Design ram_single_port, start of the top module:
module ram_single_port(
    input clk,
    input write_en,
    input reset,
    input [6:0] addr,
    input [7:0] data_in,
    output reg [7:0] data_out    
);
integer i;
reg [7:0] memory [63:0];
reg [7:0] temp;
reg [7:0] op_buff;
always@(posedge clk) 
begin
    if (reset == 1'b1)
    begin
        for (i=0;i<64;i=i+1) 
            memory[i] <= 8'h00;
        temp<=8'h00;
    end
    else
    begin
        if (write_en == 1)
        begin
            temp <= data_in;
            memory[addr[5:0]] <= data_in;
        end
        else
        begin
            temp <= memory[addr[5:0]];
            data_out <= memory[addr[5:0]];
        end
    end  
end
endmodule
Settings: LEC_CHECK=0, ABC_AREA=0, CAP_MARGIN=25, CELL_PAD_IN_SITES_DETAIL_PLACEMENT=1, CELL_PAD_IN_SITES_GLOBAL_PLACEMENT=2, CORE_ASPECT_RATIO=1.66, CORE_MARGIN=2, CORE_UTILIZATION=41, CTS_CLUSTER_DIAMETER=75, GPL_ROUTABILITY_DRIVEN=1, MAX_ROUTING_LAYER=met5, MIN_ROUTING_LAYER=met1, PLACE_DENSITY_LB_ADDON=0.21, SETUP_SLACK_MARGIN=0.77, SLEW_MARGIN=10; clock period 6.47 ns.
run.sh (not shown) runs the stock make flow with config.mk's settings and CLKGATE_MAP_FILE=.
The first run passed the timing, design-rule and antenna checks.
Change:
Settings changed: ABC_AREA 0 to unset, CAP_MARGIN 25 to 20, CELL_PAD_IN_SITES_DETAIL_PLACEMENT 1 to unset, CELL_PAD_IN_SITES_GLOBAL_PLACEMENT 2 to unset, CORE_ASPECT_RATIO 1.66 to unset, CORE_UTILIZATION 41 to 72, CTS_CLUSTER_DIAMETER 75 to unset, GPL_ROUTABILITY_DRIVEN 1 to unset, MAX_ROUTING_LAYER met5 to unset, MIN_ROUTING_LAYER met1 to unset, PLACE_DENSITY_LB_ADDON 0.21 to unset, SETUP_SLACK_MARGIN 0.77 to -0.2, SLEW_MARGIN 10 to 20.
Clock period 6.47 ns to 2.0 ns, I/O delays scaled along.
With this change the flow completed and failed the layout checks on setup timing.
Total power climbs to 3.3 times its value.
Sequential share of layout area shrinks by 3.7 points.
Die size went down by 43%.
Hold slack got worse by 0.51 ns.
Clock skew fell by 0.0051 ns.
Combinational power grows to 3.8 times its value.
Utilization goes up by 40 points.
Setup slack loses 2.7 ns.
Design area is higher by 6.7%.
Global-route usage increases by 17 points.
Synthesized area is unchanged.

---

## run 1
Starting RTL as in the previous note.
clock: 2.07 ns
lec_check: 0
cap_margin: 15
core_margin: 2
core_utilization: 72
cts_cluster_size: 35
place_density: 0.38
setup_slack_margin: 0.47
slew_margin: 20
Status run 1: flow complete, layout not clean - negative setup slack
Inputs modified between run 1 and run 2:
==> flow/config.mk <==
export PLATFORM = sky130hd
export DESIGN_NAME = ram_single_port
export DESIGN_NICKNAME = ram_single_port
export VERILOG_FILES = /design/flow/design.v
export SDC_FILE = /design/flow/constraint.sdc
export NUM_CORES = 4
export LEC_CHECK = 0
export CAP_MARGIN = 20
export CORE_MARGIN = 2
export CORE_UTILIZATION = 70
export PLACE_DENSITY_LB_ADDON = 0.0
export SETUP_SLACK_MARGIN = 0.79
export SLEW_MARGIN = 20
==> flow/constraint.sdc <==
create_clock -name core_clock -period 2.71 [get_ports {clk}]
set_input_delay 0.5420 -clock core_clock [delete_from_list [all_inputs] [get_ports {clk}]]
set_output_delay 0.5420 -clock core_clock [all_outputs]
set_load 0.01 [all_outputs]
==> results <==
Relative to run 1, worst-margin pin slew has gone down in run 2. Delta (run 2 minus run 1): peak ir drop on the vdd network went down, worst setup slack went up, number of resized instances in the post-cts repair step went down, cell area went down. Going from run 1 to run 2, clock tree cell share of total cell area barely changed, non-clock buffer count moved down, combinational power shrank by about 30%. Looking at first-iteration DRC count, run 2 sits below run 1. Relative to run 1, routed wire length per instance decreased by 3.7 um in run 2. Run 2: PASS, flow complete, no timing, DRC or antenna violations.
The following lists how run 3 was set up differently from run 2:
==> flow/config.mk <==
export PLATFORM = sky130hd
export DESIGN_NAME = ram_single_port
export DESIGN_NICKNAME = ram_single_port
export VERILOG_FILES = /design/flow/design.v
export SDC_FILE = /design/flow/constraint.sdc
export NUM_CORES = 4
export LEC_CHECK = 0
export CAP_MARGIN = 15
export CORE_MARGIN = 2
export CORE_UTILIZATION = 72
export CTS_CLUSTER_DIAMETER = 232
export PLACE_DENSITY = 0.4
export SLEW_MARGIN = 20
==> flow/constraint.sdc <==
create_clock -name core_clock -period 2.09 [get_ports {clk}]
set_input_delay 0.4180 -clock core_clock [delete_from_list [all_inputs] [get_ports {clk}]]
set_output_delay 0.4180 -clock core_clock [all_outputs]
set_load 0.01 [all_outputs]
## What came out
- From the logs: run 3 reached the end of the flow and failed the layout checks with negative setup slack.
- Clock power of run 3 exceeds that of run 2 by more than a quarter.
- The setup slack of run 3 is smaller than that of run 2.
- Run 3: part of the power in the clock network higher than run 2
- Higher non-clock buffer count was reported by run 3, not run 2.
- Compared with run 2, run 3 shows share of total power in combinational logic lower by 1.0 points.
- Run 3 vs run 2: internal reg-to-reg setup slack down in run 3
Input-level comparison between run 4 and run 3:
diff --git a/flow/config.mk b/flow/config.mk
--- a/flow/config.mk
+++ b/flow/config.mk
@@ -6,8 +6,6 @@
 export NUM_CORES = 4
 export LEC_CHECK = 0
-export CAP_MARGIN = 15
+export CAP_MARGIN = 20
 export CORE_MARGIN = 2
-export CORE_UTILIZATION = 72
-export CTS_CLUSTER_DIAMETER = 232
-export PLACE_DENSITY = 0.4
+export CORE_UTILIZATION = 45
 export SLEW_MARGIN = 20
==> flow/constraint.sdc <==
create_clock -name core_clock -period 5.0 [get_ports {clk}]
set_input_delay 1.0000 -clock core_clock [delete_from_list [all_inputs] [get_ports {clk}]]
set_output_delay 1.0000 -clock core_clock [all_outputs]
set_load 0.01 [all_outputs]
==> results <==
Run 4: full flow OK, the timing, design-rule and antenna checks passed
[compare] base=run 3 new=run 4: number of nets in the final layout -216, met2 layer wire length in the routed design -about 5%, via count of the first global-routing pass -1,721, total of endpoints with negative setup slack in the final report -3.
Cmp run 3 and run 4 / headroom to the max-slew limit / lower: run 4
Per the comparison of run 4 with run 3, total non-filler cell area in the finished layout shows a reduction of about 8%, via count shows a reduction of about 12%, synthesized netlist cell count shows no meaningful change.
Setup slack: run 4 more than run 3
Per the comparison of run 4 with run 3, routed wire length per instance went down by about 6%, total power fell by about 60%.
For run 5, these inputs were changed with respect to run 4:
diff --git a/flow/config.mk b/flow/config.mk
--- a/flow/config.mk
+++ b/flow/config.mk
@@ -8,4 +8,8 @@
 export CAP_MARGIN = 20
 export CORE_MARGIN = 2
-export CORE_UTILIZATION = 45
+export CORE_UTILIZATION = 72
+export CTS_CLUSTER_DIAMETER = 366
+export CTS_CLUSTER_SIZE = 14
+export PLACE_DENSITY_LB_ADDON = 0.26
+export SETUP_SLACK_MARGIN = -0.2
 export SLEW_MARGIN = 20
==> flow/constraint.sdc <==
create_clock -name core_clock -period 2.0 [get_ports {clk}]
set_input_delay 0.4000 -clock core_clock [delete_from_list [all_inputs] [get_ports {clk}]]
set_output_delay 0.4000 -clock core_clock [all_outputs]
set_load 0.01 [all_outputs]
==> results <==
Run 4 reports its highest metal layer with signal wires as met5 while run 5 reports met4.
Although run 5 finished all stages, its layout failed final checks on negative setup slack.
Run 5 vs. run 4: detailed-route wire length now sits higher; die footprint now smaller; critical path depth higher; placed cell area went up; core utilization rose 34 points.
Power figures rest on the tool's default switching activity, not on a simulated workload.
